==> flow/design.v <==
module axi4_slave #(
    parameter int          NUM_REGS   = 4     ,
    parameter integer      ID_WIDTH   = 4     ,
    parameter integer      ADDR_WIDTH = 32    ,
    parameter integer      DATA_WIDTH = 32    ,
    parameter logic [31:0] BASE_ADDR  = 32'h0
)(
    input  logic                     ACLK,
    input  logic                     ARESETN,
    input  logic [ID_WIDTH-1:0]       S_AXI_AWID     ,
    input  logic [ADDR_WIDTH-1:0]     S_AXI_AWADDR   ,
    input  logic [7:0]                S_AXI_AWLEN    ,
    input  logic [2:0]                S_AXI_AWSIZE   ,
    input  logic [1:0]                S_AXI_AWBURST  ,
    input  logic                      S_AXI_AWVALID  ,
    output logic                      S_AXI_AWREADY  ,
    input  logic [DATA_WIDTH-1:0]     S_AXI_WDATA    ,
    input  logic [(DATA_WIDTH/8)-1:0] S_AXI_WSTRB    ,
    input  logic                      S_AXI_WLAST    ,
    input  logic                      S_AXI_WVALID   ,
    output logic                      S_AXI_WREADY   ,
    output logic [ID_WIDTH-1:0]       S_AXI_BID      ,
    output logic [1:0]                S_AXI_BRESP    ,
    output logic                      S_AXI_BVALID   ,
    input  logic                      S_AXI_BREADY   ,
    input  logic [ID_WIDTH-1:0  ]     S_AXI_ARID     ,
    input  logic [ADDR_WIDTH-1:0]     S_AXI_ARADDR   ,
    input  logic [7:0]                S_AXI_ARLEN    ,
    input  logic [2:0]                S_AXI_ARSIZE   ,
    input  logic [1:0]                S_AXI_ARBURST  ,
    input  logic                      S_AXI_ARVALID  ,
    output logic                      S_AXI_ARREADY  ,
    output logic [ID_WIDTH-1:0  ]     S_AXI_RID      ,
    output logic [DATA_WIDTH-1:0]     S_AXI_RDATA    ,
    output logic [1:0]                S_AXI_RRESP    ,
    output logic                      S_AXI_RLAST    ,
    output logic                      S_AXI_RVALID   ,
    input  logic                      S_AXI_RREADY   ,
    output logic                      write_en        ,
    output logic                      read_en
);
localparam ADDR_LSB     = $clog2(DATA_WIDTH / 8);
localparam ADDR_INDEX_W = $clog2(NUM_REGS);
logic [DATA_WIDTH-1:0] regfile [NUM_REGS-1:0];  
logic [ADDR_INDEX_W-1:0] write_ptr;
typedef enum logic [1:0] {
    WR_IDLE,     
    WR_WAIT,     
    WR_DATA,     
    WR_RESP      
} wr_state_t;
wr_state_t wr_state, wr_next;
logic awc_hs, wc_hs; 
logic [ADDR_WIDTH-1:0]      addr_latch     ;
logic [ID_WIDTH-1:0]        awid_latch     ;
logic [7:0]  awlen_latch    ;
logic [2:0]  awsize_latch   ;
logic [1:0]  awburst_latch  ;
logic [DATA_WIDTH-1:0]      wdata_latch    ; 
logic [(DATA_WIDTH/8)-1:0]  wstrb_latch    ;
logic                       wlast_latch    ;
logic [ADDR_WIDTH-1:0]      awaddr_latch   ;
logic [11:0] wr_transfer_size, wr_wrap_start, wr_transfer_size_latch, wr_wrap_start_latch, wr_wrap_end, wr_wrap_end_latch;
assign wr_transfer_size = (awlen_latch + 1)*(2**awsize_latch);
assign wr_wrap_start    = (S_AXI_AWADDR/ wr_transfer_size) * wr_transfer_size;
assign wr_wrap_end      = wr_wrap_start + wr_transfer_size;
logic [7:0] wr_beat_count;  
logic awaddr_err, wstrb_err, wr_burst_err;
always_comb begin
    wr_next = wr_state;  
    case(wr_state)
        WR_IDLE : if (S_AXI_AWVALID || S_AXI_WVALID)                          wr_next = WR_WAIT;
        WR_WAIT : if (awc_hs && wc_hs)                                        wr_next = WR_DATA;
        WR_DATA : if (S_AXI_WLAST || wstrb_err || awaddr_err || wr_burst_err) wr_next = WR_RESP;
        WR_RESP : if (S_AXI_BREADY)                                           wr_next = WR_IDLE;
    endcase
end
always_ff @(posedge ACLK or negedge ARESETN) begin
    if (!ARESETN)
        wr_state <= WR_IDLE;
    else
        wr_state <= wr_next;
end
always_ff @(posedge ACLK or negedge ARESETN) begin
    if (!ARESETN) begin
        S_AXI_AWREADY          <=  0    ;
        awc_hs                 <= '0    ;
        awid_latch             <= '0    ;
        awlen_latch            <= '0    ;
        awsize_latch           <= '0    ;
        awburst_latch          <= '0    ;
        awaddr_err             <= '0    ;
        wr_burst_err           <= '0    ;
        S_AXI_WREADY           <=  0    ;
        wr_beat_count          <=  0    ;
        write_ptr              <= '0    ;  
        wc_hs                  <= '0    ;
        wr_transfer_size_latch <= '0    ;
        wr_wrap_start_latch    <= '0    ;
        wr_wrap_end_latch      <= '0    ;
        wstrb_err              <= '0    ;
        S_AXI_BID              <= '0    ;
        S_AXI_BVALID           <= '0    ;
        S_AXI_BRESP            <= 2'b00 ;
        for (int r = 0; r < NUM_REGS; r++)
            regfile[r]         <= '0    ;
    end
    else begin
        case(wr_state)
            WR_IDLE: begin
                S_AXI_AWREADY          <= '0;
                S_AXI_WREADY           <= '0;
                awc_hs                 <= '0;
                awid_latch             <= '0;
                awlen_latch            <= '0;
                awsize_latch           <= '0;
                awburst_latch          <= '0;
                write_ptr              <= '0;
                wr_transfer_size_latch <= '0;
                wr_wrap_start_latch    <= '0;
                wr_wrap_end_latch      <= '0;
                S_AXI_BID              <= '0;
                S_AXI_BRESP            <= '0;
                S_AXI_BVALID           <= '0;
                awaddr_err             <= '0;
                wr_burst_err           <= '0;
                wstrb_err              <= '0;
            end
            WR_WAIT: begin
                if(S_AXI_AWVALID) begin
                    S_AXI_AWREADY          <= 1'b1              ;
                    awc_hs                 <= 1'b1              ;
                    awid_latch             <= S_AXI_AWID        ;
                    awlen_latch            <= S_AXI_AWLEN       ;
                    awsize_latch           <= S_AXI_AWSIZE      ;
                    awburst_latch          <= S_AXI_AWBURST     ;
                    awaddr_latch           <= S_AXI_AWADDR      ;
                    write_ptr              <= S_AXI_AWADDR[4:2] ;
                    wr_transfer_size_latch <= wr_transfer_size  ;
                    wr_wrap_start_latch    <= wr_wrap_start     ;
                    wr_wrap_end_latch      <= wr_wrap_end       ;
                end
                S_AXI_WREADY <= 1'b1;
                if(S_AXI_WVALID) begin
                    wc_hs        <= 1'b1;
                end
            end
            WR_DATA: begin
                S_AXI_AWREADY <= 1'b0;  
                if(!(wstrb_err || awaddr_err || wr_burst_err) && wr_beat_count < awlen_latch + 1) begin
                    for (int i = 0; i < DATA_WIDTH/8; i++) begin
                        if (S_AXI_WSTRB[i])
                            regfile[write_ptr][8*i +: 8] <= S_AXI_WDATA[8*i +: 8];
                    end
                    wr_beat_count <= wr_beat_count + 1;
                    case(awburst_latch)  
                        2'b00: write_ptr <= write_ptr;       
                        2'b01: begin
                            if(write_ptr >= awlen_latch) begin
                                awaddr_err <= 1'b1;
                            end
                            else begin
                                write_ptr <= write_ptr + 1;   
                            end
                        end
                        2'b10: begin                         
                            if (write_ptr + 1 == wr_wrap_end_latch) begin
                                write_ptr <= wr_wrap_start_latch;
                            end
                            else begin
                                write_ptr <= write_ptr + 1;
                            end
                        end
                        2'b11:  wr_burst_err <= 1'b1;   
                    endcase
                end
                if(S_AXI_WSTRB == '0) begin
                    wstrb_err <= 1'b1;
                end
                if (wr_beat_count == 0) begin
                    if(!(awaddr_latch[1:0] == 2'b00)) begin
                        awaddr_err <= 1'b1;
                    end
                end
                if(wr_beat_count > 0) begin
                    if (write_ptr < awaddr_latch[ADDR_LSB +: ADDR_INDEX_W] || write_ptr > awaddr_latch[ADDR_LSB +: ADDR_INDEX_W] + (1 << ADDR_INDEX_W) - 1) begin
                        awaddr_err <=1'b1;
                    end
                end
            end
            WR_RESP: begin
                wr_beat_count <= '0;
                S_AXI_WREADY  <= 1'b0;
                S_AXI_BVALID  <= 1'b1;
                S_AXI_BID     <= awid_latch;
                S_AXI_BRESP  <= (awaddr_err)                ? 2'b11 :   
                                (wstrb_err || wr_burst_err) ? 2'b10 :   
                                                              2'b00 ;   
                if (S_AXI_BREADY && S_AXI_BVALID) begin
                    awc_hs        <= 1'b0;
                    wc_hs         <= 1'b0;
                    S_AXI_BVALID  <= 1'b0;
                    write_ptr     <= '0;
                end
            end
        endcase
    end
end
typedef enum logic [1:0] {
    RD_IDLE,     
    RD_WAIT,     
    RD_DATA      
} rd_state_t;
rd_state_t rd_state, rd_next;
logic ar_hs;
logic [7:0] rd_beat_count;
logic ar_err, r_burst_err;
always_comb begin
    rd_next = rd_state;
    case(rd_state)
        RD_IDLE: if (S_AXI_ARVALID)                               rd_next = RD_WAIT;
        RD_WAIT: if (ar_hs )                                      rd_next = RD_DATA;
        RD_DATA: if (rd_beat_count == 0 || ar_err || r_burst_err) rd_next = RD_IDLE;
    endcase
end
always_ff @(posedge ACLK or negedge ARESETN) begin
    if(!ARESETN) begin
        rd_state <= RD_IDLE;
    end
    else begin
        rd_state <= rd_next;
    end
end
logic [ADDR_INDEX_W-1:0] read_ptr;
logic [ADDR_WIDTH-1:0]  arid_latch    ;
logic [7:0]             arlen_latch   ;
logic [2:0]             arsize_latch  ;
logic [ADDR_WIDTH-1:0]  araddr_latch  ;
logic [1:0]             arburst_latch ;
logic                   rd_complete   ;
logic [11:0] rd_transfer_size, rd_wrap_start, rd_transfer_size_latch, rd_wrap_start_latch, rd_wrap_end, rd_wrap_end_latch;
assign rd_transfer_size = (arlen_latch + 1)*(2**arsize_latch);
assign rd_wrap_start    = (S_AXI_ARADDR/ rd_transfer_size) * rd_transfer_size;
assign rd_wrap_end      = rd_wrap_start + rd_transfer_size;
always_ff @(posedge ACLK or negedge ARESETN) begin
    if(!ARESETN) begin
        S_AXI_ARREADY <=  0   ;
        S_AXI_RID     <= '0   ;
        S_AXI_RDATA   <= '0   ;
        S_AXI_RRESP   <= 2'b00;
        S_AXI_RLAST   <=  0   ;
        S_AXI_RVALID  <=  0   ;
        read_ptr      <= '0   ;
        ar_hs         <=  0   ;
    end
    else begin
        case(rd_state)
            RD_IDLE: begin
                S_AXI_ARREADY          <=  0;
                S_AXI_RLAST            <=  0;
                S_AXI_RVALID           <=  0;
                ar_hs                  <=  0;
                arid_latch             <= '0;
                arlen_latch            <= '0;
                arsize_latch           <= '0;
                araddr_latch           <= '0;
                r_burst_err            <= '0;
                ar_err                 <= '0;
                arburst_latch          <= '0;
                read_ptr               <= '0;
                rd_beat_count          <= '0;
                rd_transfer_size_latch <= '0;
                rd_wrap_start_latch    <= '0;
                rd_wrap_end_latch      <= '0;
            end
            RD_WAIT: begin
                S_AXI_ARREADY          <= 1'b1              ;
                ar_hs                  <= 1'b1              ;
                arid_latch             <= S_AXI_ARID        ;
                arlen_latch            <= S_AXI_ARLEN       ;
                araddr_latch           <= S_AXI_ARADDR      ;
                arsize_latch           <= S_AXI_ARSIZE      ;
                arburst_latch          <= S_AXI_ARBURST     ;
                read_ptr               <= S_AXI_ARADDR[4:2] ;
                rd_beat_count          <= arlen_latch + 1   ;
                rd_transfer_size_latch <= rd_transfer_size  ;
                rd_wrap_start_latch    <= rd_wrap_start     ;   
                rd_wrap_end_latch      <= rd_wrap_end       ;
            end
            RD_DATA: begin
                S_AXI_ARREADY          <= 1'b0;
                if (rd_beat_count == arlen_latch + 1 && !(araddr_latch[1:0] == 2'b00)) begin
                    ar_err <= 1'b1;
                    if (S_AXI_RREADY) begin
                        S_AXI_RVALID <= 1'b1;
                        S_AXI_RLAST  <= 1'b1;
                        S_AXI_RID    <= arid_latch;
                        S_AXI_RRESP  <= 2'b11;
                    end
                end
                else if (rd_beat_count == arlen_latch && (read_ptr < araddr_latch[4:2] || read_ptr > araddr_latch[4:2] + 7)) begin
                    ar_err <= 1'b1;
                    if (S_AXI_RREADY) begin
                        S_AXI_RVALID <= 1'b1;
                        S_AXI_RLAST  <= 1'b1;
                        S_AXI_RID    <= arid_latch;
                        S_AXI_RRESP  <= 2'b11;
                    end
                end
                else if (arburst_latch == 2'b11) begin
                    r_burst_err <= 1'b1;
                    if (S_AXI_RREADY) begin
                        S_AXI_RVALID <= 1'b1;
                        S_AXI_RLAST  <= 1'b1;
                        S_AXI_RID    <= arid_latch;
                        S_AXI_RRESP  <= 2'b01;
                    end
                end
                else begin
                    if(rd_beat_count > 1 && S_AXI_RREADY) begin
                        S_AXI_RVALID <= 1'b1;
                        S_AXI_RDATA  <= regfile[read_ptr];
                        S_AXI_RID    <= arid_latch;
                        case(arburst_latch)
                            2'b00: read_ptr <= read_ptr;         
                            2'b01: 
                                if(read_ptr >= arlen_latch) begin
                                    ar_err <= 1'b1;
                                end
                                else begin 
                                read_ptr <= read_ptr + 1;     
                                end
                            2'b10:                               
                                if (read_ptr + 1 == rd_wrap_end_latch) begin
                                    read_ptr <= rd_wrap_start_latch;
                                end
                                else begin
                                    read_ptr <= read_ptr + 1;
                                end
                        endcase
                        rd_beat_count <= rd_beat_count - 1;
                    end
                    else if (rd_beat_count == 1 && S_AXI_RREADY) begin
                        S_AXI_RVALID <= 1'b1;
                        S_AXI_RLAST  <= 1'b1;
                        S_AXI_RDATA  <= regfile[read_ptr];
                        S_AXI_RID    <= arid_latch;
                        S_AXI_RRESP  <= (ar_err)      ? 2'b11 :   
                                        (r_burst_err) ? 2'b10 :   
                                                        2'b00 ;   
                        rd_beat_count <= 0;
                    end
                end
            end
        endcase
    end
end
assign write_en = awc_hs && wc_hs;
assign read_en  = ar_hs;
endmodule
==> flow/run.sh <==
#!/bin/bash
# the make line also repeats each setting of config.mk as NAME=value (left out here)
make -C /OpenROAD-flow-scripts/flow DESIGN_CONFIG=/design/flow/config.mk WORK_HOME=/design/flow/orfs CLKGATE_MAP_FILE= finish
==> flow/config.mk <==
export PLATFORM = sky130hd
export DESIGN_NAME = axi4_slave
export DESIGN_NICKNAME = axi4_slave
export VERILOG_FILES = /design/flow/design.v
export SDC_FILE = /design/flow/constraint.sdc
export NUM_CORES = 4
export LEC_CHECK = 0
export ABC_AREA = 1
export CAP_MARGIN = 20
export CORE_MARGIN = 2
export CORE_UTILIZATION = 72
export MAX_ROUTING_LAYER = met4
export PLACE_DENSITY = 0.67
export SLEW_MARGIN = 20
export TNS_END_PERCENT = 5
==> flow/constraint.sdc <==
create_clock -name core_clock -period 87.8 [get_ports {ACLK}]
set_input_delay 17.5600 -clock core_clock [delete_from_list [all_inputs] [get_ports {ACLK}]]
set_output_delay 17.5600 -clock core_clock [all_outputs]
set_load 0.01 [all_outputs]
==> results of run 1 <==
metal layers:
metal / track usage / overflow
met2: 0.952 / 660
met1: 0.723 / 24
met5: - / -
met3: 0.505 / 26
met4: 0.734 / 330
timing repair:
| action | CTS |
|---|---|
| setup buffers | 452 |
| gates resized | 315 |
| pin swaps | 296 |
| gates cloned | 5 |
| hold endpoints to repair | 0 |
| endpoints found under the setup margin | 26 |
| hold buffers | 0 |
==> flow_results.xml, run 1 <==
<?xml version="1.0" encoding="UTF-8"?>
<metrics>
  <group name="synthesis">
    <metric name="share_of_synthesized_cell_area_in_and_or_and_or_and_compound_cells" unit="">0.149</metric>
    <metric name="synth_warnings" unit="">2</metric>
    <metric name="ys.flops" unit="">284</metric>
    <metric name="ys_cells" unit="">10900</metric>
    <metric name="syn_nets" unit="">12000</metric>
    <metric name="post_synth_instance_area" unit="um2">69600</metric>
    <metric name="synthMuxAreaShare" unit="">0.000790</metric>
    <metric name="synth_chip_area" unit="um2">69600</metric>
    <metric name="synth.distinct_cells" unit="">100</metric>
    <metric name="synthAdderAreaFrac" unit="">0.186</metric>
    <metric name="synth.avg_cell_area" unit="um2">6.37</metric>
    <metric name="synth.cellmix.xorXnorShare" unit="">0.0773</metric>
    <metric name="synthCells" unit="">10900</metric>
    <metric name="ff_type" unit="">sky130_fd_sc_hd__dfrtp_1</metric>
    <metric name="top_cell" unit="">sky130_fd_sc_hd__nand2_1</metric>
    <metric name="yosys.area_share.simple" unit="">0.358</metric>
    <metric name="synth-seq-area-share" unit="">0.106</metric>
    <metric name="synth-edff-count" unit="">50</metric>
    <metric name="synthTopCellsByCount" unit="">2,712 x sky130_fd_sc_hd__nand2_1, 1,679 x sky130_fd_sc_hd__inv_1, 801 x sky130_fd_sc_hd__nor2_1, 793 x sky130_fd_sc_hd__ha_1, 777 x sky130_fd_sc_hd__o21ai_0</metric>
    <metric name="yosys.area.top_type_share" unit="">0.146</metric>
    <metric name="yosys-top-cells-area" unit="">sky130_fd_sc_hd__nand2_1 15%, sky130_fd_sc_hd__ha_1 14%, sky130_fd_sc_hd__inv_1 9.0%</metric>
    <metric name="post_synth_main_logic_family" unit="">simple AND/OR/NAND/NOR gates</metric>
    <metric name="fraction_of_registers_with_async_set_or_reset_after_synthesis" unit="">0.824</metric>
    <metric name="cell_type_contributing_the_most_total_cell_area_after_synthesis" unit="">sky130_fd_sc_hd__nand2_1</metric>
  </group>
  <group name="floorplanning">
    <metric name="floorplan.die.width" unit="um">315</metric>
    <metric name="initial_utilization" unit="">0.723</metric>
    <metric name="std_cell_rows" unit="">114</metric>
    <metric name="die_h" unit="um">315</metric>
    <metric name="die-area" unit="um2">99200</metric>
    <metric name="design.core.area" unit="um2">96300</metric>
    <metric name="boundaryPins" unit="">194</metric>
  </group>
  <group name="clock_tree">
    <metric name="clock_sink_count" unit="">284</metric>
    <metric name="clk_root_buffer_cell" unit="">sky130_fd_sc_hd__clkbuf_16</metric>
    <metric name="ctsHtreeMaxLevel" unit="">1</metric>
    <metric name="cts_made_buffers" unit="">29</metric>
    <metric name="ctsLongestPathBuffers" unit="">3</metric>
  </group>
  <group name="placement">
    <metric name="place_inst" unit="">13800</metric>
    <metric name="port_buffers" unit="">193</metric>
    <metric name="detailed_place_hpwl" unit="um">181000</metric>
    <metric name="place.gp.congestion" unit="">1.06</metric>
    <metric name="detailedPlace.worstSlack" unit="ns">-6.44</metric>
    <metric name="placement.cell_area" unit="um2">84300</metric>
  </group>
  <group name="grt">
    <metric name="grt.total_usage" unit="">0.743</metric>
    <metric name="grt_overflow" unit="">1040</metric>
  </group>
  <group name="outcome">
    <metric name="first-error" unit="">[ERROR GRT-0116] Global routing finished with congestion. Check the congestion regions in the DRC Viewer.</metric>
    <metric name="status" unit="">stopped before the end</metric>
    <metric name="haltStage" unit="">global routing</metric>
  </group>
</metrics>
==> inputs of run 2 (changes only) <==
ABC_AREA = default   (was 1)
CAP_MARGIN = 0   (was 20)
CORE_ASPECT_RATIO = 1.73   (was default)
CORE_MARGIN = 9   (was 2)
CORE_UTILIZATION = 51   (was 72)
HOLD_SLACK_MARGIN = 0.29   (was default)
MAX_ROUTING_LAYER = default   (was met4)
PLACE_DENSITY = 0.6   (was 0.67)
SETUP_SLACK_MARGIN = -2.0   (was default)
SLEW_MARGIN = 0   (was 20)
TNS_END_PERCENT = default   (was 5)
clock period = 200.0 ns   (was 87.8 ns; I/O delays follow)
==> run 2 against run 1 <==
  * Now clean on timing, DRC and antenna
  * Synthesized area shrank 12%
  * Die size rose by 35%
  * Synthesized cell count is 27% lower
==> flow_results.xml, run 2 <==
<?xml version="1.0" encoding="UTF-8"?>
<metrics>
  <group name="route">
    <metric name="detail-route-antenna-nets" unit="">0</metric>
    <metric name="dr_total_vias" unit="">61700</metric>
    <metric name="first_pass_iters" unit="">6</metric>
    <metric name="wl_per_cell" unit="um">21.6</metric>
    <metric name="finalWirelength" unit="um">209000</metric>
    <metric name="drt-vias-per-instance" unit="">6.38</metric>
    <metric name="detailedRoute.firstIterationViolations" unit="">3537</metric>
    <metric name="post-route-drc-count" unit="">0</metric>
  </group>
  <group name="synthesis">
    <metric name="synthMuxAreaShare" unit="">0.0606</metric>
    <metric name="ys_cells" unit="">8007</metric>
    <metric name="post_synth_instance_area" unit="um2">61400</metric>
    <metric name="synth.avg_cell_area" unit="um2">7.67</metric>
    <metric name="syn_nets" unit="">9092</metric>
    <metric name="synth-edff-count" unit="">50</metric>
    <metric name="ff_type" unit="">sky130_fd_sc_hd__dfrtp_1</metric>
    <metric name="yosys.area_share.simple" unit="">0.245</metric>
    <metric name="cell_type_contributing_the_most_total_cell_area_after_synthesis" unit="">sky130_fd_sc_hd__ha_1</metric>
    <metric name="synth.cellmix.xorXnorShare" unit="">0.0576</metric>
    <metric name="ys.flops" unit="">284</metric>
    <metric name="synth.distinct_cells" unit="">141</metric>
    <metric name="synth_warnings" unit="">2</metric>
    <metric name="share_of_synthesized_cell_area_in_and_or_and_or_and_compound_cells" unit="">0.262</metric>
    <metric name="synthTopCellsByCount" unit="">793 x sky130_fd_sc_hd__ha_1, 741 x sky130_fd_sc_hd__nand2_1, 731 x sky130_fd_sc_hd__nor2_1, 488 x sky130_fd_sc_hd__nor3_1, 461 x sky130_fd_sc_hd__a21oi_1</metric>
    <metric name="synth_chip_area" unit="um2">61400</metric>
    <metric name="post_synth_main_logic_family" unit="">AND-OR/OR-AND gates</metric>
    <metric name="yosys-top-cells-area" unit="">sky130_fd_sc_hd__ha_1 16%, sky130_fd_sc_hd__dfrtp_1 9.5%, sky130_fd_sc_hd__o21a_1 5.3%</metric>
    <metric name="synthCells" unit="">8007</metric>
    <metric name="fraction_of_registers_with_async_set_or_reset_after_synthesis" unit="">0.824</metric>
    <metric name="synthAdderAreaFrac" unit="">0.211</metric>
    <metric name="synth-seq-area-share" unit="">0.120</metric>
    <metric name="top_cell" unit="">sky130_fd_sc_hd__ha_1</metric>
    <metric name="yosys.area.top_type_share" unit="">0.162</metric>
  </group>
  <group name="worst_setup_path">
    <metric name="worst_setup_path_start_kind" unit="">input port</metric>
    <metric name="path_delay_family" unit="">AND-OR/OR-AND gates</metric>
    <metric name="worst-r2r-setup-slack" unit="ns">79.66</metric>
    <metric name="worst_r2r_endpoint" unit="">rd_wrap_end_latch[11]</metric>
    <metric name="worst-endpoint-arrival" unit="ns">153.67</metric>
    <metric name="worstSetupStartpoint" unit="">S_AXI_ARADDR[31]</metric>
    <metric name="worst-path-buf-inv" unit="">16</metric>
    <metric name="endpoint" unit="">rd_wrap_end_latch[11]</metric>
    <metric name="crit_required" unit="ns">200.26</metric>
    <metric name="worstRegToRegCells" unit="">486</metric>
    <metric name="crit_path_max_incr_delay" unit="ns">0.87</metric>
    <metric name="worst_path_most_repeated_cell" unit="">sky130_fd_sc_hd__o21a_1</metric>
    <metric name="path_depth" unit="">469</metric>
    <metric name="critical_path_peak_fanout" unit="">37</metric>
    <metric name="timing_worst_setup_path_type" unit="">input port to flop</metric>
    <metric name="cpMaxStageDelayCell" unit="">sky130_fd_sc_hd__or4_1</metric>
    <metric name="endpoint_kind" unit="">flop</metric>
    <metric name="r2r_start" unit="">arlen_latch[0]</metric>
  </group>
  <group name="floorplanning">
    <metric name="design.core.area" unit="um2">120000</metric>
    <metric name="initial_utilization" unit="">0.513</metric>
    <metric name="die_h" unit="um">474</metric>
    <metric name="std_cell_rows" unit="">167</metric>
    <metric name="boundaryPins" unit="">194</metric>
    <metric name="floorplan.die.width" unit="um">282</metric>
    <metric name="die-area" unit="um2">134000</metric>
  </group>
  <group name="min_path">
    <metric name="worst_hold_path_type" unit="">flop to flop</metric>
    <metric name="worst_hold_path.num_cells" unit="">2</metric>
    <metric name="min_to" unit="">wr_wrap_end_latch[6]</metric>
    <metric name="min_from" unit="">wr_wrap_end_latch[6]</metric>
  </group>
  <group name="finish">
    <metric name="post-route-cell-area" unit="um2">66100</metric>
    <metric name="fillers" unit="">11700</metric>
    <metric name="layout.nets" unit="">9118</metric>
    <metric name="flow.area_growth_from_synthesis" unit="%">7.60</metric>
  </group>
  <group name="grt">
    <metric name="grt.total_usage" unit="">0.303</metric>
    <metric name="grt_pass1_wl" unit="um">329000</metric>
    <metric name="antenna_violations_before_repair" unit="">8</metric>
    <metric name="first_global_vias" unit="">62600</metric>
    <metric name="grt_overflow" unit="">0</metric>
    <metric name="grt_max_degree" unit="">79</metric>
  </group>
  <group name="sta">
    <metric name="min_period_over_period" unit="">0.767</metric>
    <metric name="final_hold_viol_count" unit="">0</metric>
    <metric name="timing.setup.tns" unit="ns">0</metric>
    <metric name="worst-slew-pin-transition" unit="ns">1.23</metric>
    <metric name="fin_max_slew_vios" unit="">0</metric>
    <metric name="maxClockFrequency" unit="MHz">6.52</metric>
    <metric name="layout_setup_ws" unit="ns">46.59</metric>
    <metric name="final.setup_skew" unit="ns">0.0232</metric>
    <metric name="post-route-min-period" unit="ns">153.41</metric>
    <metric name="report.final.setup_viol" unit="">0</metric>
    <metric name="max_slew_margin" unit="">0.177</metric>
    <metric name="grt_setup_unrepaired" unit="">no</metric>
  </group>
  <group name="placement">
    <metric name="port_buffers" unit="">193</metric>
    <metric name="detailedPlace.worstSlack" unit="ns">47.24</metric>
    <metric name="place.gp.congestion" unit="">1.00</metric>
    <metric name="placement.cell_area" unit="um2">64900</metric>
    <metric name="detailed_place_hpwl" unit="um">168000</metric>
  </group>
  <group name="clock_tree">
    <metric name="source_to_sink_clock_delay_at_the_later_pin_of_the_worst_skew_pair" unit="ns">0.54</metric>
    <metric name="tritoncts" unit="">done</metric>
    <metric name="ctsHoldBuffers" unit="">0</metric>
    <metric name="clkSlewWorstSetupHoldPaths" unit="ns">0.06</metric>
    <metric name="cts_resized" unit="">0</metric>
    <metric name="ctsLongestPathBuffers" unit="">3</metric>
    <metric name="ctsHtreeMaxLevel" unit="">2</metric>
    <metric name="cts_made_buffers" unit="">34</metric>
    <metric name="clock_sink_count" unit="">284</metric>
    <metric name="cts_setup_buffers" unit="">0</metric>
    <metric name="clk_root_buffer_cell" unit="">sky130_fd_sc_hd__clkbuf_16</metric>
  </group>
  <group name="job">
    <metric name="cap_viol_max_count" unit="">0</metric>
    <metric name="openroad.warnings" unit="">38</metric>
  </group>
  <group name="outcome">
    <metric name="status" unit="">finished clean</metric>
  </group>
</metrics>
run 2: through the flow:
step / utilization / hold slack, ns / std cells
CTS: 0.552 / 0.477 / 9664
detailed placement: 0.542 / 0.464 / 9602
finish: 0.552 / 0.473 / 9671
floorplan: - / 0.442 / 8007
global placement: 0.542 / 0.456 / 9602
global route: 0.552 / 0.497 / 9666
run 2: per-layer routing:
metal / track usage / routed length (um) / share of wire
met2: 0.600 / 113000 / 0.54
met3: 0.0291 / 7150 / 0.034
met5: 0 / 46 / 0.00022
met4: 0.188 / 14800 / 0.071
met1: 0.292 / 73700 / 0.35
run 2: cell type report:
cell class	instances	area (um2)	share of cell area
multi-input combinational	7030	51500	0.779
sequential	284	7360	0.111
timing repair buffer	277	2570	0.0389
tap	1605	2010	0.0304
inverter	406	1530	0.0231
clock buffer	49	967	0.0146
clock inverter	13	166	0.00252
antenna	7	17.5	0.000265
==> inputs of run 3 (changes only) <==
ABC_AREA = 1   (was default)
CAP_MARGIN = 20   (was 0)
CORE_ASPECT_RATIO = default   (was 1.73)
CORE_MARGIN = 2   (was 9)
CORE_UTILIZATION = 57   (was 51)
HOLD_SLACK_MARGIN = default   (was 0.29)
SETUP_SLACK_MARGIN = default   (was -2.0)
SLEW_MARGIN = 20   (was 0)
TNS_END_PERCENT = 5   (was default)
clock period = 113.0 ns   (was 200.0 ns; I/O delays follow)
==> run 3 against run 2 <==
  * Still clean on timing, DRC and antenna
  * Die size shrank 6.5%
  * Cell count grew 32%
  * Worst hold slack gained 0.011 ns
  * Sequential share of layout area shrank 1.4 points
  * Routed wire length grew 1.7%
  * Register-to-register slack lost 56 ns
  * Clock skew grew 0.019 ns
  * Critical path type unchanged
==> flow_results.xml, run 3 <==
<?xml version="1.0" encoding="UTF-8"?>
<metrics>
  <group name="worst_setup_path">
    <metric name="path_depth" unit="">578</metric>
    <metric name="worst-path-buf-inv" unit="">118</metric>
    <metric name="worstRegToRegCells" unit="">594</metric>
    <metric name="crit_path_max_incr_delay" unit="ns">0.52</metric>
    <metric name="cpMaxStageDelayCell" unit="">sky130_fd_sc_hd__fa_1</metric>
    <metric name="worst_setup_path_start_kind" unit="">input port</metric>
    <metric name="timing_worst_setup_path_type" unit="">input port to flop</metric>
    <metric name="path_delay_family" unit="">AND-OR/OR-AND gates</metric>
    <metric name="worstSetupStartpoint" unit="">S_AXI_AWADDR[31]</metric>
    <metric name="worst-r2r-setup-slack" unit="ns">24.10</metric>
    <metric name="endpoint" unit="">wr_wrap_end_latch[11]</metric>
    <metric name="worst-endpoint-arrival" unit="ns">105.81</metric>
    <metric name="critical_path_peak_fanout" unit="">18</metric>
    <metric name="worst_path_most_repeated_cell" unit="">sky130_fd_sc_hd__nand2_1</metric>
    <metric name="worst_r2r_endpoint" unit="">rd_wrap_end_latch[11]</metric>
    <metric name="crit_required" unit="ns">113.56</metric>
    <metric name="endpoint_kind" unit="">flop</metric>
    <metric name="r2r_start" unit="">arlen_latch[0]</metric>
  </group>
  <group name="placement">
    <metric name="port_buffers" unit="">193</metric>
    <metric name="detailedPlace.worstSlack" unit="ns">-1.96</metric>
    <metric name="place.gp.congestion" unit="">0.968</metric>
    <metric name="place_inst" unit="">12600</metric>
    <metric name="detailed_place_hpwl" unit="um">169000</metric>
    <metric name="placement.cell_area" unit="um2">72600</metric>
  </group>
  <group name="synthesis">
    <metric name="synthCells" unit="">10900</metric>
    <metric name="post_synth_main_logic_family" unit="">simple AND/OR/NAND/NOR gates</metric>
    <metric name="share_of_synthesized_cell_area_in_and_or_and_or_and_compound_cells" unit="">0.149</metric>
    <metric name="synthAdderAreaFrac" unit="">0.186</metric>
    <metric name="syn_nets" unit="">12000</metric>
    <metric name="top_cell" unit="">sky130_fd_sc_hd__nand2_1</metric>
    <metric name="synthTopCellsByCount" unit="">2,712 x sky130_fd_sc_hd__nand2_1, 1,679 x sky130_fd_sc_hd__inv_1, 801 x sky130_fd_sc_hd__nor2_1, 793 x sky130_fd_sc_hd__ha_1, 777 x sky130_fd_sc_hd__o21ai_0</metric>
    <metric name="synthMuxAreaShare" unit="">0.000790</metric>
    <metric name="ff_type" unit="">sky130_fd_sc_hd__dfrtp_1</metric>
    <metric name="post_synth_instance_area" unit="um2">69600</metric>
    <metric name="synth-seq-area-share" unit="">0.106</metric>
    <metric name="yosys.area.top_type_share" unit="">0.146</metric>
    <metric name="synth.distinct_cells" unit="">100</metric>
    <metric name="synth.cellmix.xorXnorShare" unit="">0.0773</metric>
    <metric name="yosys.area_share.simple" unit="">0.358</metric>
    <metric name="synth_warnings" unit="">2</metric>
    <metric name="cell_type_contributing_the_most_total_cell_area_after_synthesis" unit="">sky130_fd_sc_hd__nand2_1</metric>
    <metric name="ys_cells" unit="">10900</metric>
    <metric name="yosys-top-cells-area" unit="">sky130_fd_sc_hd__nand2_1 15%, sky130_fd_sc_hd__ha_1 14%, sky130_fd_sc_hd__inv_1 9.0%</metric>
    <metric name="fraction_of_registers_with_async_set_or_reset_after_synthesis" unit="">0.824</metric>
    <metric name="synth.avg_cell_area" unit="um2">6.37</metric>
    <metric name="synth-edff-count" unit="">50</metric>
    <metric name="ys.flops" unit="">284</metric>
    <metric name="synth_chip_area" unit="um2">69600</metric>
  </group>
  <group name="floorplanning">
    <metric name="die_h" unit="um">354</metric>
    <metric name="initial_utilization" unit="">0.573</metric>
    <metric name="std_cell_rows" unit="">128</metric>
    <metric name="floorplan.die.width" unit="um">354</metric>
    <metric name="boundaryPins" unit="">194</metric>
    <metric name="design.core.area" unit="um2">122000</metric>
    <metric name="die-area" unit="um2">125000</metric>
  </group>
  <group name="grt">
    <metric name="antenna_violations_before_repair" unit="">1</metric>
    <metric name="grt_overflow" unit="">0</metric>
    <metric name="grt_max_degree" unit="">161</metric>
    <metric name="first_global_vias" unit="">66700</metric>
    <metric name="grt_pass1_wl" unit="um">338000</metric>
    <metric name="grt.total_usage" unit="">0.324</metric>
  </group>
  <group name="route">
    <metric name="wl_per_cell" unit="um">16.6</metric>
    <metric name="post-route-drc-count" unit="">0</metric>
    <metric name="detail-route-antenna-nets" unit="">0</metric>
    <metric name="finalWirelength" unit="um">212000</metric>
    <metric name="detailedRoute.firstIterationViolations" unit="">5295</metric>
    <metric name="drt-vias-per-instance" unit="">5.57</metric>
    <metric name="first_pass_iters" unit="">7</metric>
    <metric name="dr_total_vias" unit="">71400</metric>
  </group>
  <group name="min_path">
    <metric name="min_to" unit="">regfile[1][20]</metric>
    <metric name="worst_hold_path_type" unit="">flop to flop</metric>
    <metric name="min_from" unit="">regfile[1][20]</metric>
    <metric name="worst_hold_path.num_cells" unit="">2</metric>
  </group>
  <group name="sta">
    <metric name="timing.setup.tns" unit="ns">0</metric>
    <metric name="final.setup_skew" unit="ns">0.0418</metric>
    <metric name="layout_setup_ws" unit="ns">7.75</metric>
    <metric name="min_period_over_period" unit="">0.931</metric>
    <metric name="grt_setup_unrepaired" unit="">yes</metric>
    <metric name="worst-slew-pin-transition" unit="ns">1.14</metric>
    <metric name="max_slew_margin" unit="">0.235</metric>
    <metric name="fin_max_slew_vios" unit="">0</metric>
    <metric name="post-route-min-period" unit="ns">105.25</metric>
    <metric name="report.final.setup_viol" unit="">0</metric>
    <metric name="final_hold_viol_count" unit="">0</metric>
    <metric name="maxClockFrequency" unit="MHz">9.50</metric>
  </group>
  <group name="job">
    <metric name="cap_viol_max_count" unit="">0</metric>
    <metric name="openroad.warnings" unit="">43</metric>
  </group>
  <group name="outcome">
    <metric name="status" unit="">finished clean</metric>
  </group>
  <group name="clock_tree">
    <metric name="cts_made_buffers" unit="">31</metric>
    <metric name="ctsLongestPathBuffers" unit="">3</metric>
    <metric name="ctsHtreeMaxLevel" unit="">1</metric>
    <metric name="tritoncts" unit="">done</metric>
    <metric name="clk_root_buffer_cell" unit="">sky130_fd_sc_hd__clkbuf_16</metric>
    <metric name="clkSlewWorstSetupHoldPaths" unit="ns">0.06</metric>
    <metric name="source_to_sink_clock_delay_at_the_later_pin_of_the_worst_skew_pair" unit="ns">0.66</metric>
    <metric name="clock_sink_count" unit="">284</metric>
    <metric name="ctsHoldBuffers" unit="">0</metric>
  </group>
  <group name="finish">
    <metric name="final-comb-area" unit="um2">54600</metric>
    <metric name="stdcell_count" unit="">12800</metric>
    <metric name="flow.area_growth_from_synthesis" unit="%">8.95</metric>
    <metric name="final_core_utilization" unit="">0.624</metric>
    <metric name="seqCellArea" unit="um2">7360</metric>
    <metric name="post-route-cell-area" unit="um2">75900</metric>
    <metric name="layout.nets" unit="">12200</metric>
    <metric name="fillers" unit="">11700</metric>
  </group>
</metrics>
[run 3: through the flow]
step           hold slack (ns)
2_1_floorplan            0.449
3_3_place_gp             0.457
3_5_place_dp             0.467
4_1_cts                  0.482
5_1_grt                  0.499
6_report                 0.484
[run 3: layout make-up]
type | count | share of cell area
Sequential cell | 284 | 0.0970
Timing Repair inverter | 15 | 0.00106
Antenna cell | 1 | 0.0000330
Timing Repair Buffer | 434 | 0.0498
Tap cell | 1625 | 0.0268
Multi-Input combinational cell | 8606 | 0.719
Clock buffer | 36 | 0.0109
Clock inverter | 22 | 0.00409
Inverter | 1791 | 0.0909
[run 3: per-layer routing]
metal  share of wire  GRT usage  wire length, um
met5               0          0                0
met4           0.038      0.109             8100
met3           0.052     0.0260            11000
met2            0.47      0.563            99000
met1            0.44      0.424            94000
[run 3: repair_timing]
item | 4_1_cts | 5_1_grt
setup buffers | 0 | 141
pin swaps | 0 | 41
gates cloned | 0 | 22
endpoints found under the setup margin | 7 | 28
gates resized | 12 | 227
==> inputs of run 4 (changes only) <==
CAP_MARGIN = 5   (was 20)
CORE_UTILIZATION = 65   (was 57)
MAX_ROUTING_LAYER = met4   (was default)
SLEW_MARGIN = 30   (was 20)
clock period = 87.7 ns   (was 113.0 ns; I/O delays follow)
==> run 4 against run 3 <==
  * The flow now stops in global routing
  * Synthesized area unchanged
  * Die size down 12%
  * Synthesized cell count unchanged
==> flow_results.xml, run 4 <==
<?xml version="1.0" encoding="UTF-8"?>
<metrics>
  <group name="floorplanning">
    <metric name="boundaryPins" unit="">194</metric>
    <metric name="initial_utilization" unit="">0.653</metric>
    <metric name="design.core.area" unit="um2">107000</metric>
    <metric name="std_cell_rows" unit="">120</metric>
    <metric name="die-area" unit="um2">110000</metric>
    <metric name="floorplan.die.width" unit="um">331</metric>
    <metric name="die_h" unit="um">331</metric>
  </group>
  <group name="clock_tree">
    <metric name="cts_made_buffers" unit="">29</metric>
    <metric name="ctsHoldBuffers" unit="">0</metric>
    <metric name="ctsLongestPathBuffers" unit="">3</metric>
    <metric name="clock_sink_count" unit="">284</metric>
    <metric name="ctsHtreeMaxLevel" unit="">1</metric>
    <metric name="clk_root_buffer_cell" unit="">sky130_fd_sc_hd__clkbuf_16</metric>
  </group>
  <group name="synthesis">
    <metric name="ff_type" unit="">sky130_fd_sc_hd__dfrtp_1</metric>
    <metric name="ys_cells" unit="">10900</metric>
    <metric name="post_synth_instance_area" unit="um2">69600</metric>
    <metric name="cell_type_contributing_the_most_total_cell_area_after_synthesis" unit="">sky130_fd_sc_hd__nand2_1</metric>
    <metric name="synth-seq-area-share" unit="">0.106</metric>
    <metric name="yosys.area.top_type_share" unit="">0.146</metric>
    <metric name="synth_chip_area" unit="um2">69600</metric>
    <metric name="ys.flops" unit="">284</metric>
    <metric name="share_of_synthesized_cell_area_in_and_or_and_or_and_compound_cells" unit="">0.149</metric>
    <metric name="syn_nets" unit="">12000</metric>
    <metric name="synth-edff-count" unit="">50</metric>
    <metric name="synthMuxAreaShare" unit="">0.000790</metric>
    <metric name="synthCells" unit="">10900</metric>
    <metric name="post_synth_main_logic_family" unit="">simple AND/OR/NAND/NOR gates</metric>
    <metric name="top_cell" unit="">sky130_fd_sc_hd__nand2_1</metric>
    <metric name="synth.distinct_cells" unit="">100</metric>
    <metric name="synth_warnings" unit="">2</metric>
    <metric name="yosys-top-cells-area" unit="">sky130_fd_sc_hd__nand2_1 15%, sky130_fd_sc_hd__ha_1 14%, sky130_fd_sc_hd__inv_1 9.0%</metric>
    <metric name="fraction_of_registers_with_async_set_or_reset_after_synthesis" unit="">0.824</metric>
    <metric name="synth.avg_cell_area" unit="um2">6.37</metric>
    <metric name="yosys.area_share.simple" unit="">0.358</metric>
    <metric name="synthTopCellsByCount" unit="">2,712 x sky130_fd_sc_hd__nand2_1, 1,679 x sky130_fd_sc_hd__inv_1, 801 x sky130_fd_sc_hd__nor2_1, 793 x sky130_fd_sc_hd__ha_1, 777 x sky130_fd_sc_hd__o21ai_0</metric>
    <metric name="synthAdderAreaFrac" unit="">0.186</metric>
    <metric name="synth.cellmix.xorXnorShare" unit="">0.0773</metric>
  </group>
  <group name="grt">
    <metric name="grt.total_usage" unit="">0.684</metric>
    <metric name="grt_overflow" unit="">511</metric>
  </group>
  <group name="outcome">
    <metric name="haltStage" unit="">global routing</metric>
    <metric name="first-error" unit="">[ERROR GRT-0232] Routing congestion too high. Check the congestion heatmap in the GUI.</metric>
    <metric name="status" unit="">stopped before the end</metric>
  </group>
  <group name="placement">
    <metric name="placement.cell_area" unit="um2">85000</metric>
    <metric name="place.gp.congestion" unit="">1.03</metric>
    <metric name="place_inst" unit="">14000</metric>
    <metric name="detailed_place_hpwl" unit="um">179000</metric>
    <metric name="port_buffers" unit="">193</metric>
  </group>
</metrics>
==> run 4: per-layer routing <==
layer  global-route usage  GRT overflow
met5                    -             -
met4                0.547           111
met3                0.469            40
met2                0.877           303
met1                0.713            57
==> run 4: through the flow <==
| stage | hold slack [ns] | util | setup WS (ns) |
|---|---|---|---|
| detailed placement | 0.467 | 0.797 | -5.73 |
| CTS | 0.487 | 0.832 | -0.561 |
| floorplan | 0.449 | - | -7.24 |
| global placement | 0.456 | 0.797 | -3.21 |
==> run 4: repair_timing <==
item | in CTS
gates resized | 225
buffers inserted | 279
pin swaps | 213
gates cloned | 5
endpoints found under the setup margin | 25
==> inputs of run 5 (changes only) <==
ABC_AREA = default   (was 1)
CAP_MARGIN = 20   (was 5)
CORE_UTILIZATION = 70   (was 65)
CTS_CLUSTER_SIZE = 34   (was default)
MAX_ROUTING_LAYER = default   (was met4)
PLACE_DENSITY = 0.64   (was 0.6)
SLEW_MARGIN = 20   (was 30)
TNS_END_PERCENT = default   (was 5)
clock period = 162.0 ns   (was 87.7 ns; I/O delays follow)
==> run 5 against run 4 <==
  * The run now finishes clean
  * Die size shrank 18%
  * Synthesized area fell by 12%
  * Synthesized cell count shrank 27%
==> flow_results.xml, run 5 <==
<?xml version="1.0" encoding="UTF-8"?>
<metrics>
  <group name="synthesis">
    <metric name="synth.avg_cell_area" unit="um2">7.67</metric>
    <metric name="synthCells" unit="">8007</metric>
    <metric name="post_synth_instance_area" unit="um2">61400</metric>
    <metric name="yosys-top-cells-area" unit="">sky130_fd_sc_hd__ha_1 16%, sky130_fd_sc_hd__dfrtp_1 9.5%, sky130_fd_sc_hd__o21a_1 5.3%</metric>
    <metric name="synthAdderAreaFrac" unit="">0.211</metric>
    <metric name="synthTopCellsByCount" unit="">793 x sky130_fd_sc_hd__ha_1, 741 x sky130_fd_sc_hd__nand2_1, 731 x sky130_fd_sc_hd__nor2_1, 488 x sky130_fd_sc_hd__nor3_1, 461 x sky130_fd_sc_hd__a21oi_1</metric>
    <metric name="ff_type" unit="">sky130_fd_sc_hd__dfrtp_1</metric>
    <metric name="synthMuxAreaShare" unit="">0.0606</metric>
    <metric name="fraction_of_registers_with_async_set_or_reset_after_synthesis" unit="">0.824</metric>
    <metric name="synth-seq-area-share" unit="">0.120</metric>
    <metric name="top_cell" unit="">sky130_fd_sc_hd__ha_1</metric>
    <metric name="yosys.area_share.simple" unit="">0.245</metric>
    <metric name="synth.cellmix.xorXnorShare" unit="">0.0576</metric>
    <metric name="synth-edff-count" unit="">50</metric>
    <metric name="ys.flops" unit="">284</metric>
    <metric name="post_synth_main_logic_family" unit="">AND-OR/OR-AND gates</metric>
    <metric name="synth_chip_area" unit="um2">61400</metric>
    <metric name="synth_warnings" unit="">2</metric>
    <metric name="ys_cells" unit="">8007</metric>
    <metric name="yosys.area.top_type_share" unit="">0.162</metric>
    <metric name="synth.distinct_cells" unit="">141</metric>
    <metric name="syn_nets" unit="">9092</metric>
    <metric name="cell_type_contributing_the_most_total_cell_area_after_synthesis" unit="">sky130_fd_sc_hd__ha_1</metric>
    <metric name="share_of_synthesized_cell_area_in_and_or_and_or_and_compound_cells" unit="">0.262</metric>
  </group>
  <group name="clock_tree">
    <metric name="cts_setup_buffers" unit="">0</metric>
    <metric name="cts_made_buffers" unit="">27</metric>
    <metric name="cts_resized" unit="">0</metric>
    <metric name="ctsHtreeMaxLevel" unit="">1</metric>
    <metric name="clk_root_buffer_cell" unit="">sky130_fd_sc_hd__clkbuf_16</metric>
    <metric name="tritoncts" unit="">done</metric>
    <metric name="ctsLongestPathBuffers" unit="">3</metric>
    <metric name="clkSlewWorstSetupHoldPaths" unit="ns">0.07</metric>
    <metric name="clock_sink_count" unit="">284</metric>
    <metric name="ctsHoldBuffers" unit="">0</metric>
    <metric name="source_to_sink_clock_delay_at_the_later_pin_of_the_worst_skew_pair" unit="ns">0.57</metric>
  </group>
  <group name="worst_setup_path">
    <metric name="worst_setup_path_start_kind" unit="">input port</metric>
    <metric name="worst_r2r_endpoint" unit="">wr_wrap_end_latch[11]</metric>
    <metric name="worstSetupStartpoint" unit="">S_AXI_AWADDR[31]</metric>
    <metric name="path_delay_family" unit="">AND-OR/OR-AND gates</metric>
    <metric name="worst-path-buf-inv" unit="">17</metric>
    <metric name="critical_path_peak_fanout" unit="">35</metric>
    <metric name="r2r_start" unit="">awlen_latch[0]</metric>
    <metric name="crit_path_max_incr_delay" unit="ns">0.88</metric>
    <metric name="worst-r2r-setup-slack" unit="ns">43.41</metric>
    <metric name="worst-endpoint-arrival" unit="ns">145.50</metric>
    <metric name="cpMaxStageDelayCell" unit="">sky130_fd_sc_hd__or4_1</metric>
    <metric name="path_depth" unit="">455</metric>
    <metric name="endpoint" unit="">wr_wrap_end_latch[11]</metric>
    <metric name="worst_path_most_repeated_cell" unit="">sky130_fd_sc_hd__o21a_1</metric>
    <metric name="worstRegToRegCells" unit="">470</metric>
    <metric name="crit_required" unit="ns">162.43</metric>
    <metric name="endpoint_kind" unit="">flop</metric>
    <metric name="timing_worst_setup_path_type" unit="">input port to flop</metric>
  </group>
  <group name="finish">
    <metric name="flow.area_growth_from_synthesis" unit="%">6.14</metric>
    <metric name="fillers" unit="">6577</metric>
    <metric name="final-comb-area" unit="um2">51500</metric>
    <metric name="post-route-cell-area" unit="um2">65200</metric>
    <metric name="final_core_utilization" unit="">0.750</metric>
    <metric name="layout.nets" unit="">9090</metric>
    <metric name="seqCellArea" unit="um2">7360</metric>
  </group>
  <group name="route">
    <metric name="first_pass_iters" unit="">10</metric>
    <metric name="finalWirelength" unit="um">186000</metric>
    <metric name="detailedRoute.firstIterationViolations" unit="">6605</metric>
    <metric name="post-route-drc-count" unit="">0</metric>
    <metric name="detail-route-antenna-nets" unit="">0</metric>
    <metric name="wl_per_cell" unit="um">20.2</metric>
    <metric name="dr_total_vias" unit="">63300</metric>
    <metric name="drt-vias-per-instance" unit="">6.89</metric>
  </group>
  <group name="sta">
    <metric name="report.final.setup_viol" unit="">0</metric>
    <metric name="final_hold_viol_count" unit="">0</metric>
    <metric name="post-route-min-period" unit="ns">145.07</metric>
    <metric name="final.setup_skew" unit="ns">0.0276</metric>
    <metric name="min_period_over_period" unit="">0.895</metric>
    <metric name="fin_max_slew_vios" unit="">0</metric>
    <metric name="maxClockFrequency" unit="MHz">6.89</metric>
    <metric name="hold_slack" unit="ns">0.482</metric>
    <metric name="worst-slew-pin-transition" unit="ns">1.10</metric>
    <metric name="timing.setup.tns" unit="ns">0</metric>
    <metric name="max_slew_margin" unit="">0.257</metric>
    <metric name="layout_setup_ws" unit="ns">16.93</metric>
    <metric name="grt_setup_unrepaired" unit="">no</metric>
  </group>
  <group name="floorplanning">
    <metric name="initial_utilization" unit="">0.707</metric>
    <metric name="die_h" unit="um">300</metric>
    <metric name="boundaryPins" unit="">194</metric>
    <metric name="floorplan.die.width" unit="um">300</metric>
    <metric name="std_cell_rows" unit="">108</metric>
    <metric name="die-area" unit="um2">90100</metric>
    <metric name="design.core.area" unit="um2">86900</metric>
  </group>
  <group name="grt">
    <metric name="grt.total_usage" unit="">0.398</metric>
    <metric name="first_global_vias" unit="">60300</metric>
    <metric name="antenna_violations_before_repair" unit="">12</metric>
    <metric name="grt_max_degree" unit="">108</metric>
    <metric name="grt_pass1_wl" unit="um">303000</metric>
    <metric name="grt_overflow" unit="">0</metric>
  </group>
  <group name="min_path">
    <metric name="min_from" unit="">S_AXI_RDATA[17]</metric>
    <metric name="min_to" unit="">S_AXI_RDATA[17]</metric>
    <metric name="worst_hold_path.num_cells" unit="">2</metric>
    <metric name="worst_hold_path_type" unit="">flop to flop</metric>
  </group>
  <group name="job">
    <metric name="cap_viol_max_count" unit="">0</metric>
    <metric name="openroad.warnings" unit="">43</metric>
  </group>
  <group name="placement">
    <metric name="port_buffers" unit="">193</metric>
    <metric name="placement.cell_area" unit="um2">64200</metric>
    <metric name="detailed_place_hpwl" unit="um">142000</metric>
    <metric name="place.gp.congestion" unit="">0.994</metric>
    <metric name="detailedPlace.worstSlack" unit="ns">18.87</metric>
  </group>
  <group name="outcome">
    <metric name="status" unit="">finished clean</metric>
  </group>
</metrics>
-- run 5: metal layers --
layer	GRT usage	vias up	routed length [um]
li1	-	29700	-
met1	0.535	29800	78800
met2	0.653	3125	83400
met3	0.0468	589	16000
met4	0.157	2	7440
met5	0	-	12
-- run 5: layout make-up --
type                       instances  area share
antenna                           10    0.000384
tap                             1155      0.0222
inverter                         406      0.0234
timing repair buffer             256      0.0370
clock inverter                     6     0.00107
multi-input combinational       7030       0.789
sequential                       284       0.113
clock buffer                      44      0.0137
-- run 5: metrics by stage --
stage / cells
5_1_grt: 9189
3_3_place_gp: 9130
4_1_cts: 9180
3_5_place_dp: 9130
2_1_floorplan: 8007
6_report: 9191
==> inputs of run 6 (changes only) <==
ABC_AREA = 1   (was default)
CORE_UTILIZATION = 58   (was 70)
CTS_CLUSTER_DIAMETER = 381   (was default)
CTS_CLUSTER_SIZE = default   (was 34)
PLACE_DENSITY = default   (was 0.64)
clock period = 94.8 ns   (was 162.0 ns; I/O delays follow)
==> run 6 against run 5 <==
  * Design area up 25%
  * Die size grew 36%
  * Setup slack worse by 13 ns
  * Register-to-register slack got worse by 26 ns
  * Flip-flop count is the same
  * Critical path depth grew 118
  * Critical path type unchanged
==> flow_results.xml, run 6 <==
<?xml version="1.0" encoding="UTF-8"?>
<metrics>
  <group name="sta">
    <metric name="final.setup_skew" unit="ns">0.0307</metric>
    <metric name="final_hold_viol_count" unit="">0</metric>
    <metric name="worst-slew-pin-transition" unit="ns">1.06</metric>
    <metric name="fin_max_slew_vios" unit="">0</metric>
    <metric name="maxClockFrequency" unit="MHz">11.0</metric>
    <metric name="report.final.setup_viol" unit="">0</metric>
    <metric name="min_period_over_period" unit="">0.956</metric>
    <metric name="max_slew_margin" unit="">0.290</metric>
    <metric name="post-route-min-period" unit="ns">90.63</metric>
  </group>
  <group name="synthesis">
    <metric name="synth_warnings" unit="">2</metric>
    <metric name="synth_chip_area" unit="um2">69600</metric>
    <metric name="top_cell" unit="">sky130_fd_sc_hd__nand2_1</metric>
    <metric name="synthAdderAreaFrac" unit="">0.186</metric>
    <metric name="yosys.area_share.simple" unit="">0.358</metric>
    <metric name="syn_nets" unit="">12000</metric>
    <metric name="synth-edff-count" unit="">50</metric>
    <metric name="synth-seq-area-share" unit="">0.106</metric>
    <metric name="synth.distinct_cells" unit="">100</metric>
    <metric name="ys.flops" unit="">284</metric>
    <metric name="synthCells" unit="">10900</metric>
    <metric name="share_of_synthesized_cell_area_in_and_or_and_or_and_compound_cells" unit="">0.149</metric>
    <metric name="post_synth_main_logic_family" unit="">simple AND/OR/NAND/NOR gates</metric>
    <metric name="fraction_of_registers_with_async_set_or_reset_after_synthesis" unit="">0.824</metric>
    <metric name="synthTopCellsByCount" unit="">2,712 x sky130_fd_sc_hd__nand2_1, 1,679 x sky130_fd_sc_hd__inv_1, 801 x sky130_fd_sc_hd__nor2_1, 793 x sky130_fd_sc_hd__ha_1, 777 x sky130_fd_sc_hd__o21ai_0</metric>
    <metric name="ff_type" unit="">sky130_fd_sc_hd__dfrtp_1</metric>
    <metric name="post_synth_instance_area" unit="um2">69600</metric>
    <metric name="ys_cells" unit="">10900</metric>
    <metric name="cell_type_contributing_the_most_total_cell_area_after_synthesis" unit="">sky130_fd_sc_hd__nand2_1</metric>
    <metric name="synth.cellmix.xorXnorShare" unit="">0.0773</metric>
    <metric name="synth.avg_cell_area" unit="um2">6.37</metric>
    <metric name="synthMuxAreaShare" unit="">0.000790</metric>
    <metric name="yosys-top-cells-area" unit="">sky130_fd_sc_hd__nand2_1 15%, sky130_fd_sc_hd__ha_1 14%, sky130_fd_sc_hd__inv_1 9.0%</metric>
    <metric name="yosys.area.top_type_share" unit="">0.146</metric>
  </group>
  <group name="clock_tree">
    <metric name="ctsHtreeMaxLevel" unit="">1</metric>
    <metric name="cts_made_buffers" unit="">30</metric>
    <metric name="source_to_sink_clock_delay_at_the_later_pin_of_the_worst_skew_pair" unit="ns">0.58</metric>
    <metric name="clkSlewWorstSetupHoldPaths" unit="ns">0.06</metric>
    <metric name="tritoncts" unit="">done</metric>
    <metric name="ctsHoldBuffers" unit="">0</metric>
    <metric name="clock_sink_count" unit="">284</metric>
    <metric name="clk_root_buffer_cell" unit="">sky130_fd_sc_hd__clkbuf_16</metric>
    <metric name="ctsLongestPathBuffers" unit="">3</metric>
  </group>
  <group name="job">
    <metric name="cap_viol_max_count" unit="">0</metric>
    <metric name="openroad.warnings" unit="">41</metric>
  </group>
  <group name="worst_setup_path">
    <metric name="r2r_start" unit="">arlen_latch[0]</metric>
    <metric name="timing_worst_setup_path_type" unit="">input port to flop</metric>
    <metric name="crit_path_max_incr_delay" unit="ns">0.53</metric>
    <metric name="worst-endpoint-arrival" unit="ns">90.97</metric>
    <metric name="worst_setup_path_start_kind" unit="">input port</metric>
    <metric name="critical_path_peak_fanout" unit="">15</metric>
    <metric name="path_depth" unit="">573</metric>
    <metric name="cpMaxStageDelayCell" unit="">sky130_fd_sc_hd__fa_1</metric>
    <metric name="worstRegToRegCells" unit="">589</metric>
    <metric name="endpoint" unit="">rd_wrap_end_latch[11]</metric>
    <metric name="worst-r2r-setup-slack" unit="ns">17.48</metric>
    <metric name="worst-path-buf-inv" unit="">125</metric>
    <metric name="worst_path_most_repeated_cell" unit="">sky130_fd_sc_hd__inv_1</metric>
    <metric name="path_delay_family" unit="">AND-OR/OR-AND gates</metric>
    <metric name="worst_r2r_endpoint" unit="">rd_wrap_end_latch[11]</metric>
    <metric name="crit_required" unit="ns">95.13</metric>
    <metric name="endpoint_kind" unit="">flop</metric>
    <metric name="worstSetupStartpoint" unit="">S_AXI_ARADDR[31]</metric>
  </group>
  <group name="route">
    <metric name="wl_per_cell" unit="um">16.2</metric>
    <metric name="finalWirelength" unit="um">214000</metric>
    <metric name="drt-vias-per-instance" unit="">5.56</metric>
    <metric name="post-route-drc-count" unit="">0</metric>
    <metric name="detail-route-antenna-nets" unit="">0</metric>
    <metric name="dr_total_vias" unit="">73700</metric>
    <metric name="detailedRoute.firstIterationViolations" unit="">5497</metric>
    <metric name="first_pass_iters" unit="">7</metric>
  </group>
  <group name="floorplanning">
    <metric name="die_h" unit="um">351</metric>
    <metric name="die-area" unit="um2">123000</metric>
    <metric name="floorplan.die.width" unit="um">351</metric>
    <metric name="initial_utilization" unit="">0.583</metric>
    <metric name="boundaryPins" unit="">194</metric>
    <metric name="design.core.area" unit="um2">119000</metric>
    <metric name="std_cell_rows" unit="">127</metric>
  </group>
  <group name="min_path">
    <metric name="worst_hold_path_type" unit="">flop to flop</metric>
    <metric name="worst_hold_path.num_cells" unit="">1</metric>
    <metric name="min_to" unit="">S_AXI_RID[1]</metric>
    <metric name="min_from" unit="">arid_latch[1]</metric>
  </group>
  <group name="finish">
    <metric name="final_core_utilization" unit="">0.682</metric>
    <metric name="stdcell_count" unit="">13200</metric>
    <metric name="flow.area_growth_from_synthesis" unit="%">17.0</metric>
    <metric name="fillers" unit="">10800</metric>
    <metric name="layout.nets" unit="">12700</metric>
  </group>
  <group name="placement">
    <metric name="place_inst" unit="">12800</metric>
    <metric name="place.gp.congestion" unit="">0.964</metric>
    <metric name="port_buffers" unit="">193</metric>
    <metric name="detailed_place_hpwl" unit="um">164000</metric>
  </group>
  <group name="grt">
    <metric name="grt_pass1_wl" unit="um">336000</metric>
    <metric name="grt.total_usage" unit="">0.325</metric>
    <metric name="grt_overflow" unit="">0</metric>
    <metric name="first_global_vias" unit="">67700</metric>
    <metric name="antenna_violations_before_repair" unit="">8</metric>
    <metric name="grt_max_degree" unit="">74</metric>
  </group>
  <group name="outcome">
    <metric name="status" unit="">finished clean</metric>
  </group>
</metrics>
[run 6: repair_timing]
action | in CTS | in global routing
pin swaps | 20 | 451
setup endpoints to repair | 16 | 28
hold endpoints to repair | 0 | 0
gates cloned | 8 | 20
gates resized | 51 | 605
setup buffers | 18 | 316
[run 6: final cells by class]
type	count	area, um2	share of cell area
clock inverter	14	120	0.00147
antenna	5	12.5	0.000154
multi-input combinational	8609	56800	0.697
timing repair inverter	13	105	0.00129
timing repair buffer	870	7180	0.0881
clock buffer	42	877	0.0108
inverter	1791	6990	0.0857
tap	1612	2020	0.0248
sequential	284	7360	0.0903
[run 6: per-stage QoR]
stage               hold WS, ns  worst slack [ns]  instance area [um2]  setup TNS [ns]
floorplan                 0.449            -0.734                70900           -1.62
CTS                       0.482            0.0206                76800               0
finish                    0.476              4.17                81500               0
global route              0.495             -1.06                81500           -4.51
detailed placement        0.467             -2.93                75400          -28.39
global placement          0.459            -0.620                75400           -1.23
[run 6: metal layers]
metal / global-route usage / wire length, um / up-vias
met5: 0 / 27 / -
met4: 0.0718 / 5040 / 4
li1: - / - / 36900
met3: 0.0253 / 12400 / 345
met2: 0.558 / 99900 / 2172
met1: 0.442 / 96500 / 34300
